Setup of exp/zinc:
==> flow/design.v (excerpt) <==
module SystolicCore(
	input clk,
	input rst,
	input start,
	input mode_conv_mm,
	input isac,
	input isrelu,
	input isbn,
	input [22:0] dfsm_config,
	input all_data_rdy,
	input pe_config_1_1,
	input pe_config_1_2,
	input pe_config_1_3,
	input pe_config_2_1,
	input pe_config_2_2,
	input pe_config_2_3,
	input [7:0] data_horz_1_1,
	input [7:0] data_horz_1_2,
	input [7:0] data_horz_1_3,
	input [7:0] data_horz_2_1,
	input [7:0] data_horz_2_2,
	input [7:0] data_horz_2_3,
	input [7:0] data_obli_1,
	input [7:0] data_obli_2,
	input [7:0] data_obli_3,
	input [7:0] data_obli_4,
	input [7:0] data_obli_5,
	input [7:0] data_obli_6,
	input [15:0] data_bn_1,
	input [15:0] data_bn_2,
	input data_bn_en,
	output data_preread,
	output [7:0] dout_1_1,
	output [7:0] dout_1_2,
	output [7:0] dout_1_3,
	output [7:0] dout_1_4,
	output [7:0] dout_2_1,
	output [7:0] dout_2_2,
	output [7:0] dout_2_3,
	output [7:0] dout_2_4,
	output dout_en_1_1,
	output dout_en_1_2,
	output dout_en_1_3,
	output dout_en_1_4,
	output dout_en_2_1,
	output dout_en_2_2,
	output dout_en_2_3,
	output dout_en_2_4
);
Size in the first run: roughly 1,500 flip-flops.
clock: 6.57 ns
lec_check: 0
abc_area: 1
cap_margin: 20
cell_pad_in_sites_global_placement: 0
core_margin: 2
core_utilization: 72
cts_cluster_size: 93
hold_slack_margin: 0.29
place_density_lb_addon: 0.24
setup_slack_margin: -0.26
slew_margin: 20
tns_end_percent: 85
run.sh (not shown) runs the stock make flow with config.mk's settings and CLKGATE_MAP_FILE=.
exp/zinc -> stages 100% | layout checks FAIL | negative setup slack
Here is what was changed in the inputs of exp/willow compared with exp/zinc.
==> flow/config.mk <==
export PLATFORM = sky130hd
export DESIGN_NAME = SystolicCore
export DESIGN_NICKNAME = SystolicCore
export VERILOG_FILES = /design/flow/design.v
export SDC_FILE = /design/flow/constraint.sdc
export NUM_CORES = 4
export LEC_CHECK = 0
export ABC_AREA = 0
export CAP_MARGIN = 20
export CELL_PAD_IN_SITES_GLOBAL_PLACEMENT = 0
export CORE_MARGIN = 2
export CORE_UTILIZATION = 72
export CTS_CLUSTER_SIZE = 74
export PLACE_DENSITY_LB_ADDON = 0.24
export SETUP_SLACK_MARGIN = 1.99
export SLEW_MARGIN = 20
export TNS_END_PERCENT = 85
==> flow/constraint.sdc <==
create_clock -name core_clock -period 6.69 [get_ports {clk}]
set_input_delay 1.3380 -clock core_clock [delete_from_list [all_inputs] [get_ports {clk}]]
set_output_delay 1.3380 -clock core_clock [all_outputs]
set_load 0.01 [all_outputs]
--- outcome ---
FAIL for each of exp/zinc and exp/willow. No crash in exp/willow: every stage finished, but the layout fails its final checks due to negative setup slack. exp/zinc ran in full, but the layout does not pass; the checks complain about negative setup slack. The critical path depth in exp/zinc is 1.4 times that in exp/willow. Looking at number of nets in the synthesized netlist across exp/zinc and exp/willow, the one that comes out higher is exp/zinc. Number of standard cells in the layout, taps in and fillers out: exp/willow vs exp/zinc down 3,903. The cell total in the yosys stat output in exp/willow is 0.75 times that in exp/zinc. Of exp/willow and exp/zinc, it is exp/willow that has the higher power density over cell area. Between exp/zinc and exp/willow, via count of the first global-routing pass decreased.
Changes in exp/nickel relative to exp/willow:
-- flow/config.mk --
<<< exp/willow, line 7
export LEC_CHECK = 0
export ABC_AREA = 0
export CAP_MARGIN = 20
>>> exp/nickel, line 7
export LEC_CHECK = 0
export ABC_AREA = 1
export CAP_MARGIN = 20
<<< exp/willow, line 12
export CORE_UTILIZATION = 72
export CTS_CLUSTER_SIZE = 74
export PLACE_DENSITY_LB_ADDON = 0.24
export SETUP_SLACK_MARGIN = 1.99
export SLEW_MARGIN = 20
>>> exp/nickel, line 12
export CORE_UTILIZATION = 72
export CTS_CLUSTER_SIZE = 75
export PLACE_DENSITY_LB_ADDON = 0.24
export SLEW_MARGIN = 20
==> flow/constraint.sdc <==
create_clock -name core_clock -period 6.84 [get_ports {clk}]
set_input_delay 1.3680 -clock core_clock [delete_from_list [all_inputs] [get_ports {clk}]]
set_output_delay 1.3680 -clock core_clock [all_outputs]
set_load 0.01 [all_outputs]
==> results <==
The flow completed for exp/nickel, but it is not clean: the layout still shows negative setup slack. Compared with exp/willow, exp/nickel shows a number of buffers and inverters on the critical path that is 6 lower. Changes observed in exp/nickel relative to exp/willow: power share of the clock group moved down; peak fanout along the critical path now sits lower.

---

juniper:
Starting RTL as in the previous note.
clock: 6.57 ns
lec_check: 0
cap_margin: 20
core_margin: 2
core_utilization: 72
cts_cluster_diameter: 346
cts_cluster_size: 10
place_density: 0.6
setup_slack_margin: 1.09
slew_margin: 20
Layout checks on juniper: not met. Flow itself completed; violations: setup timing.
Changes in yarrow relative to juniper:
Settings: CTS_CLUSTER_DIAMETER: 346 -> unset; PLACE_DENSITY: 0.6 -> 0.67; CTS_CLUSTER_SIZE: 10 -> unset; CORE_UTILIZATION: 72 -> 70; ABC_AREA: unset -> 1; SETUP_SLACK_MARGIN: 1.09 -> unset.
### Flow results
- Average wire per standard cell (yarrow vs. juniper) decreases by more than 10%
- Status yarrow: flow complete, layout not clean - setup timing
- | area of all placed cells without fillers | yarrow vs juniper | 11% higher |
- Changes observed in yarrow relative to juniper: post-synthesis share of cell area spent on and-or and or-and gates lost 0.47 points, net count after synthesis picked up an extra 3,607.
> inputs changed (yarrow -> pepper)
Settings: a change of PLACE_DENSITY from 0.67 to 0.37; a change of CORE_UTILIZATION from 70 to 64; a change of the clock period (ns, I/O delays scaled along) from 6.57 to 9.48.
### Flow results
pepper completed every stage of the flow, and the final layout passed the timing, DRC and antenna checks. When pepper is measured against yarrow, its number of rows created at floorplan turns out 7 higher. Area: pepper vs yarrow -> pepper smaller. met4 as the highest layer used for signal routing was reported by pepper, and met5 by yarrow. In the reports for pepper and yarrow, the smaller met2 track demand over resource belongs to pepper. Re pin count of the biggest net entering global routing: pepper and yarrow aren't equal, and the lower value belongs to yarrow. Overall die height was higher in the run labelled pepper. NOTE: share of the clock period used by the worst path in pepper falls short of that of yarrow. Against yarrow, first-iteration DRC count in pepper came out better.
Input-level comparison between cedar and pepper:
Settings: a change of CORE_UTILIZATION from 64 to 33; a change of PLACE_DENSITY from 0.37 to 0.6; a deleted ABC_AREA that had been 1; a change of the clock period (ns, I/O delays scaled along) from 9.48 to 11.8.
==> results <==
Of cedar and pepper, the run reporting the higher number of detailed-route iterations in the first pass was pepper. pepper ended up with dout_1_3[2] as its worst setup path endpoint; cedar ended up with dout_1_4[7]. [compare] base=pepper new=cedar: delay contributed by the slowest stage of the critical path picked up an extra 60 ps, number of library cell types mapped by synthesis picked up an extra 28.

---

Starting RTL as in the previous note.
clock: 8.44 ns
lec_check: 0
cap_margin: 20
core_margin: 2
core_utilization: 58
setup_slack_margin: 1.93
slew_margin: 20
The starting point completed and failed the layout checks on setup timing.
Change:
Settings changed: CORE_UTILIZATION 58 to 66, PLACE_DENSITY set to 0.37, SETUP_SLACK_MARGIN 1.93 to unset.
Clock period 8.44 ns to 11.8 ns, I/O delays scaled along.
After rerunning: This time the run produced a clean layout; via count decreases by 1.4%; worst setup slack improves by 1200 ps; core utilization increases by 5.7 points; count of clock-buffer cells in the layout is unchanged; wire length shrinks by about 4%; critical path depth fell by 7; clock power fell by about 34%.
Change:
Settings changed: CORE_UTILIZATION 66 to 72, PLACE_DENSITY 0.37 to 0.64.
Clock period 11.8 ns to 7.93 ns, I/O delays scaled along.
=>
- Now the flow completed, yet does not pass: setup timing
- clock power came out higher by 55%
- power came out higher by about 50%
- worst setup slack gets worse by 1500 ps
- clock-buffer cell count came out lower by 6
- routed wire length came out higher by 6.6%
- global-route usage came out higher by 5.2 points
- final cell count came out higher by 2.1%
- final area came out higher by 4.7%
- clock skew came out higher by 9.7 ps

---

## v12
Starting RTL as in the previous note.
==> flow/config.mk <==
export PLATFORM = sky130hd
export DESIGN_NAME = SystolicCore
export DESIGN_NICKNAME = SystolicCore
export VERILOG_FILES = /design/flow/design.v
export SDC_FILE = /design/flow/constraint.sdc
export NUM_CORES = 4
export LEC_CHECK = 0
export CAP_MARGIN = 30
export CORE_ASPECT_RATIO = 1.01
export CORE_MARGIN = 3
export CORE_UTILIZATION = 26
export CTS_CLUSTER_DIAMETER = 112
export GPL_ROUTABILITY_DRIVEN = 0
export MAX_ROUTING_LAYER = met4
export PLACE_DENSITY_LB_ADDON = 0.02
export SETUP_SLACK_MARGIN = 2.07
export SLEW_MARGIN = 30
==> flow/constraint.sdc <==
create_clock -name core_clock -period 7.3 [get_ports {clk}]
set_input_delay 1.4600 -clock core_clock [delete_from_list [all_inputs] [get_ports {clk}]]
set_output_delay 1.4600 -clock core_clock [all_outputs]
set_load 0.01 [all_outputs]
v12 finished all stages; layout check result: FAIL, due to negative setup slack.
### v12 -> v5
==> flow/config.mk <==
export PLATFORM = sky130hd
export DESIGN_NAME = SystolicCore
export DESIGN_NICKNAME = SystolicCore
export VERILOG_FILES = /design/flow/design.v
export SDC_FILE = /design/flow/constraint.sdc
export NUM_CORES = 4
export LEC_CHECK = 0
export CAP_MARGIN = 20
export CORE_MARGIN = 2
export CORE_UTILIZATION = 70
export PLACE_DENSITY = 0.6
export SLEW_MARGIN = 20
==> flow/constraint.sdc <==
create_clock -name core_clock -period 9.83 [get_ports {clk}]
set_input_delay 1.9660 -clock core_clock [delete_from_list [all_inputs] [get_ports {clk}]]
set_output_delay 1.9660 -clock core_clock [all_outputs]
set_load 0.01 [all_outputs]
In v5 the implementation ran to completion but is not tape-out ready, as the final checks report negative setup slack. v12 finished all stages; however, its layout fails the closing checks, the failures being negative setup slack. From v12 to v5 the numbers moved as follows: maximum number of pins on one net before global-route repair now larger; sequential share of layout area grew by 1.7 points; clock network power share has decreased; area growth from synthesis to layout decreased 7.9 points; final wirelength -about 22%. Worst setup slack ends up higher on v5. Higher cell area goes to v12 over v5. Diff v5 and v12: non-clock buffer count lower in v5.
> inputs changed (v5 -> v46)
-- flow/config.mk --
<<< v5, line 8
export CAP_MARGIN = 20
export CORE_MARGIN = 2
export CORE_UTILIZATION = 70
export PLACE_DENSITY = 0.6
export SLEW_MARGIN = 20
>>> v46, line 8
export CAP_MARGIN = 20
export CORE_MARGIN = 2
export CORE_UTILIZATION = 45
export PLACE_DENSITY = 0.6
export SETUP_SLACK_MARGIN = 3.41
export SLEW_MARGIN = 20
==> flow/constraint.sdc <==
create_clock -name core_clock -period 11.8 [get_ports {clk}]
set_input_delay 2.3600 -clock core_clock [delete_from_list [all_inputs] [get_ports {clk}]]
set_output_delay 2.3600 -clock core_clock [all_outputs]
set_load 0.01 [all_outputs]
## What came out
v46 ended with every stage complete and zero timing, DRC or antenna violations. v46 ended up with a lower power than v5 did. Compared v46 vs v5, and sequential share of layout area is down in v46. v46 packs its core looser than v5. First-iteration DRC count (v5 / v46): 1.3.
Power and IR drop assume default switching activity.
